== nickel ==
==> flow/design.v <==
`timescale 1ns / 1ps
module OV7670_MemController (
    input  logic        clk,
    input  logic        reset,
    input  logic        href,
    input  logic        vsync,
    input  logic [ 7:0] ov7670_data,
    output logic        we,
    output logic [16:0] wAddr,
    output logic [15:0] wData,
    output logic        camera_dp_en,
    output logic        v_finish_camera,
    output logic [ 9:0] x_pixel_camera,
    output logic [ 9:0] y_pixel_camera
);
    logic [15:0] pixel_data;
    logic [ 9:0] h_counter;   
    logic [ 9:0] v_counter;   
    assign wAddr = v_counter * 320 + h_counter[9:1];
    assign wData = pixel_data;
    assign x_pixel_camera = h_counter / 2;
    assign y_pixel_camera = v_counter;
    assign camera_dp_en = ((x_pixel_camera < 320) && (y_pixel_camera < 240));
    always_ff @(posedge clk, posedge reset) begin
        if (reset) begin
            h_counter  <= 0;
            pixel_data <= 0;
            we         <= 1'b0;
        end else begin
            if (href) begin
                h_counter <= h_counter + 1;
                if (h_counter[0] == 0) begin
                    pixel_data[15:8] <= ov7670_data;
                    we               <= 1'b0;
                end else begin
                    pixel_data[7:0] <= ov7670_data;
                    we              <= 1'b1;
                end
            end else begin
                h_counter <= 0;
                we        <= 1'b0;
            end
        end
    end
    always_ff @(posedge clk, posedge reset) begin
        if (reset) begin
            v_counter <= 0;
        end else begin
            if (vsync) begin
                v_counter <= 0;
            end else begin
                if (h_counter == (320 * 2 - 1)) begin
                    v_counter <= v_counter + 1;
                end
            end
        end
    end
    logic v_sync_flag;
    always_ff @(posedge clk or posedge reset) begin
        if (reset) begin
            v_sync_flag <= 0;
            v_finish_camera <= 0;
        end else if (vsync) begin
            if (!v_sync_flag) begin
                v_sync_flag <= 1;
                v_finish_camera <= 1;
            end else begin
                v_finish_camera <= 0;
            end
        end else begin
            v_sync_flag <= 0;
            v_finish_camera <= 0;
        end
    end
endmodule
module negedge_detect (
    input  logic clk,
    input  logic reset,
    input  logic x,
    output logic o_tick
);
    logic tmp_reg;
    always_ff @(posedge clk or posedge reset) begin
        if (reset) begin
            tmp_reg <= 0;
        end else begin
            tmp_reg <= x;
        end
    end
    assign o_tick = (~x) & tmp_reg;
endmodule
`timescale 1ns / 1ps
module rgb_to_hsv (
    input  logic [4:0] r_data,
    input  logic [5:0] g_data,
    input  logic [4:0] b_data,
    output logic [1:0] r_g_decision,     
    output logic [7:0] s_data,
    output logic [7:0] v_data
);
    localparam GREEN_R_MAX_THRESHOLD = 120;
    localparam GREEN_G_MIN_THRESHOLD = 180;
    localparam GREEN_B_MAX_THRESHOLD = 120;
    localparam RED_R_MIN_THRESHOLD = 190;
    localparam RED_G_MAX_THRESHOLD = 100;
    localparam RED_B_MAX_THRESHOLD = 100;
    logic [7:0] r_8b;
    logic [7:0] g_8b;
    logic [7:0] b_8b;
    logic [7:0] max_val;
    logic [7:0] min_val;
    assign r_8b = {r_data, r_data[4:2]};
    assign g_8b = {g_data, g_data[5:4]};
    assign b_8b = {b_data, b_data[4:2]};
    always_comb begin
        if ((g_8b >= GREEN_G_MIN_THRESHOLD) && (r_8b <= GREEN_R_MAX_THRESHOLD) && (b_8b <= GREEN_B_MAX_THRESHOLD)) begin
            r_g_decision = 1;
        end
        else if ((r_8b >= RED_R_MIN_THRESHOLD) && (g_8b <= RED_G_MAX_THRESHOLD) && (b_8b <= RED_B_MAX_THRESHOLD)) begin
            r_g_decision = 0;
        end else begin
            r_g_decision = 2;
        end
    end
    find_max_val U_MAX_VAL (
        .x1 (r_8b),
        .x2 (g_8b),
        .x3 (b_8b),
        .max(max_val)
    );
    find_min_val U_MIN_VAL (
        .x1 (r_8b),
        .x2 (g_8b),
        .x3 (b_8b),
        .min(min_val)
    );
    assign v_data = max_val;
    always_comb begin
        if (!max_val) begin
            s_data = 0;
        end else begin
            s_data = ((max_val - min_val) * 255) / max_val;
        end
    end
endmodule
module find_max_val (
    input  logic [7:0] x1,
    input  logic [7:0] x2,
    input  logic [7:0] x3,
    output logic [7:0] max
);
    logic [7:0] temp_max;
    assign temp_max = (x1 > x2) ? x1 : x2;
    assign max = (temp_max > x3) ? temp_max : x3;
endmodule
module find_min_val (
    input  logic [7:0] x1,
    input  logic [7:0] x2,
    input  logic [7:0] x3,
    output logic [7:0] min
);
    logic [7:0] temp_min;
    assign temp_min = (x1 < x2) ? x1 : x2;
    assign min = (temp_min < x3) ? temp_min : x3;
endmodule
`timescale 1ns / 1ps
module Label_Gen (
    input  logic [7:0] s_data,
    input  logic [7:0] v_data,
    input  logic [1:0] r_g_decision,
    output logic [2:0] label_data
);
    localparam ROAD = 0;
    localparam WALK_ROAD = 1;
    localparam BACKGROUND = 2;
    localparam CAR = 3;
    localparam HUMAN = 4;
    localparam ROAD_V_THRESHOLD = 38;
    localparam ROAD_S_THRESHOLD = 77;
    localparam WALK_V_THRESHOLD = 179;
    localparam WALK_S_THRESHOLD = 51;
    always_comb begin
        if (r_g_decision == 0) begin
            label_data = CAR;
        end 
        else if (r_g_decision == 1) begin
            label_data = HUMAN;
        end 
        else if ((v_data >= WALK_V_THRESHOLD) && (s_data <= WALK_S_THRESHOLD)) begin
            label_data = WALK_ROAD;
        end
        else if((v_data <= ROAD_V_THRESHOLD) && (s_data <= ROAD_S_THRESHOLD)) begin
            label_data = ROAD;
        end 
        else begin
            label_data = BACKGROUND;
        end
    end
endmodule
`timescale 1ns / 1ps
module cam_pixel_labeler (
    input  logic        clk,
    input  logic        reset,
    input  logic        href,
    input  logic        vsync,
    input  logic [ 7:0] ov7670_data,
    output logic        we,
    output logic [16:0] wAddr,
    output logic [ 2:0] label_data,
    output logic        camera_dp_en,
    output logic        v_finish_camera,
    output logic [ 9:0] x_pixel_camera,
    output logic [ 9:0] y_pixel_camera
);
    logic [15:0] ov7670_wData;
    logic [ 1:0] r_g_decision;
    logic [ 7:0] s_data;
    logic [ 7:0] v_data;
    OV7670_MemController U_OV7670_MemController (
        .clk            (clk),
        .reset          (reset),
        .href           (href),
        .vsync          (vsync),
        .ov7670_data    (ov7670_data),
        .we             (we),
        .wAddr          (wAddr),
        .wData          (ov7670_wData),
        .camera_dp_en   (camera_dp_en),
        .v_finish_camera(v_finish_camera),
        .x_pixel_camera (x_pixel_camera),
        .y_pixel_camera (y_pixel_camera)
    );
    rgb_to_hsv U_rgb_to_hsv (
        .r_data      (ov7670_wData[15:11]),
        .g_data      (ov7670_wData[10:5]),
        .b_data      (ov7670_wData[4:0]),
        .s_data      (s_data),
        .v_data      (v_data),
        .r_g_decision(r_g_decision)
    );
    Label_Gen U_Label_Gen (
        .r_g_decision(r_g_decision),
        .s_data      (s_data),
        .v_data      (v_data),
        .label_data  (label_data)
    );
endmodule
export LEC_CHECK = 0
export ABC_AREA = 1
export CAP_MARGIN = 20
export CELL_PAD_IN_SITES_GLOBAL_PLACEMENT = 3
export CORE_ASPECT_RATIO = 0.64
export CORE_MARGIN = 2
export CORE_UTILIZATION = 40
export CTS_CLUSTER_DIAMETER = 239
export GPL_ROUTABILITY_DRIVEN = 0
export HOLD_SLACK_MARGIN = 0.12
export MIN_ROUTING_LAYER = met1
export SLEW_MARGIN = 20
export TNS_END_PERCENT = 70
create_clock -name core_clock -period 222.0 [get_ports {clk}]
run.sh (not shown) runs the stock make flow with config.mk's settings and CLKGATE_MAP_FILE=.
FAIL nickel @ 3_1_place_gp_skip_io: tool exited with error
diff inputs: nickel => delta
Settings: a deleted CELL_PAD_IN_SITES_GLOBAL_PLACEMENT that had been 3; a deleted TNS_END_PERCENT that had been 70; a deleted ABC_AREA that had been 1; an added MAX_ROUTING_LAYER of met4; a change of CORE_UTILIZATION from 40 to 66; a deleted MIN_ROUTING_LAYER that had been met1; a deleted CORE_ASPECT_RATIO that had been 0.64; a deleted HOLD_SLACK_MARGIN that had been 0.12; a deleted CTS_CLUSTER_DIAMETER that had been 239; a deleted GPL_ROUTABILITY_DRIVEN that had been 0; a change of the clock period (ns, I/O delays scaled along) from 222.0 to 99.6.
Notes after the runs:
- Die area | delta < nickel
- On synthesized cell area: delta sits below nickel.
- Count of instantiated cells in the yosys netlist (delta / nickel): 0.69
- Diff nickel -> delta | vertical die dimension | decrease of 7.5%
- delta vs. nickel: share of cell area taken by muxes after synthesis moved up; mean instance size in the synthesized netlist shows an increase of 30%; simple-gate share of the synthesized area now smaller; floorplan core area shows a reduction of about 46%.
- delta against nickel: yosys-reported design area after synthesis shows a reduction of 9.9%; instance count of the mapped netlist saw a decrease; sequential fraction of the synthesis area has increased.
- Across delta and nickel, no clean finish was achieved.
- The flow for delta finished, though final verification flagged setup timing.
--- input diff delta..indigo ---
Settings: MAX_ROUTING_LAYER no longer set, was met4; ABC_AREA now 1, previously not set; CORE_UTILIZATION now 60, was 66; CTS_CLUSTER_DIAMETER now 92, previously not set; the clock period (ns, I/O delays scaled along) now 86.2, was 99.6.
### Flow results
The final layout from indigo, which completed every stage, passed the timing, DRC and antenna checks at the end of the flow.
Total inserted antenna cells in indigo is 5 below delta.
| average cell area after synthesis | indigo vs delta | 23% lower |
| total length of routed wires | indigo vs delta | better |
Longest individual stage delay on the worst path was lower in the run labelled indigo.
Setup changes, indigo to garnet
Settings: CORE_UTILIZATION now 57, was 60; CTS_CLUSTER_SIZE now 98, previously not set; CTS_CLUSTER_DIAMETER now 357, was 92.
Notes after the runs:
garnet leaves more setup margin than indigo.
On cell area after layout, garnet and indigo are neck and neck.
Route | garnet vs indigo | wire longer in garnet
Edits applied to the flow inputs when going from garnet to quartz:
Settings: CORE_UTILIZATION: 57 -> 56; CTS_CLUSTER_DIAMETER: 357 -> unset; ABC_AREA: 1 -> unset; CTS_CLUSTER_SIZE: 98 -> 72; the clock period (ns, I/O delays scaled along): 86.2 -> 150.0.
--- outcome ---
The setup slack of quartz is higher than that of garnet.
Measured against quartz, the wire length of the first global-routing pass of garnet comes out at 1.11 times the reference value.
Comparing the two runs side by side, quartz comes out ahead of garnet on synthesized area.
Count of non-CTS buffers in the layout | quartz below garnet
Diff garnet -> quartz | routed wire length per instance | up by more than a quarter
quartz gives more data required time of the critical path than garnet did.
Sequential share of layout area ended up 0.61 points higher on quartz than on garnet.
Looking at origin of the worst setup path, the U_OV7670_MemController.pixel_data[8] result is from garnet; the U_OV7670_MemController.pixel_data[10] one comes from quartz.
quartz finished end to end and its layout was clean on timing, DRC and antenna.
Going from garnet to quartz, final wirelength shrank by more than 10%.
Relative to quartz, the following input files were edited for cedar:
Settings: changing CORE_UTILIZATION from 56 to 66; removing CTS_CLUSTER_SIZE (formerly 72); changing the clock period (ns, I/O delays scaled along) from 150.0 to 106.0.
==> results <==
- quartz did not stop at any stage, and its layout met the timing, DRC and antenna checks.
- cedar -> stages 100% | layout checks FAIL | setup timing
- In cedar the post-layout instance count excluding filler cells turned out 257 higher than in quartz.
- NOTE: post-route clock period utilization in cedar exceeds that of quartz
- When cedar is set beside quartz, its setup fix buffers added after clock tree synthesis turns out to be 44 larger.
- Compared with quartz, via count of the first global-routing pass in cedar increased by a few percent.
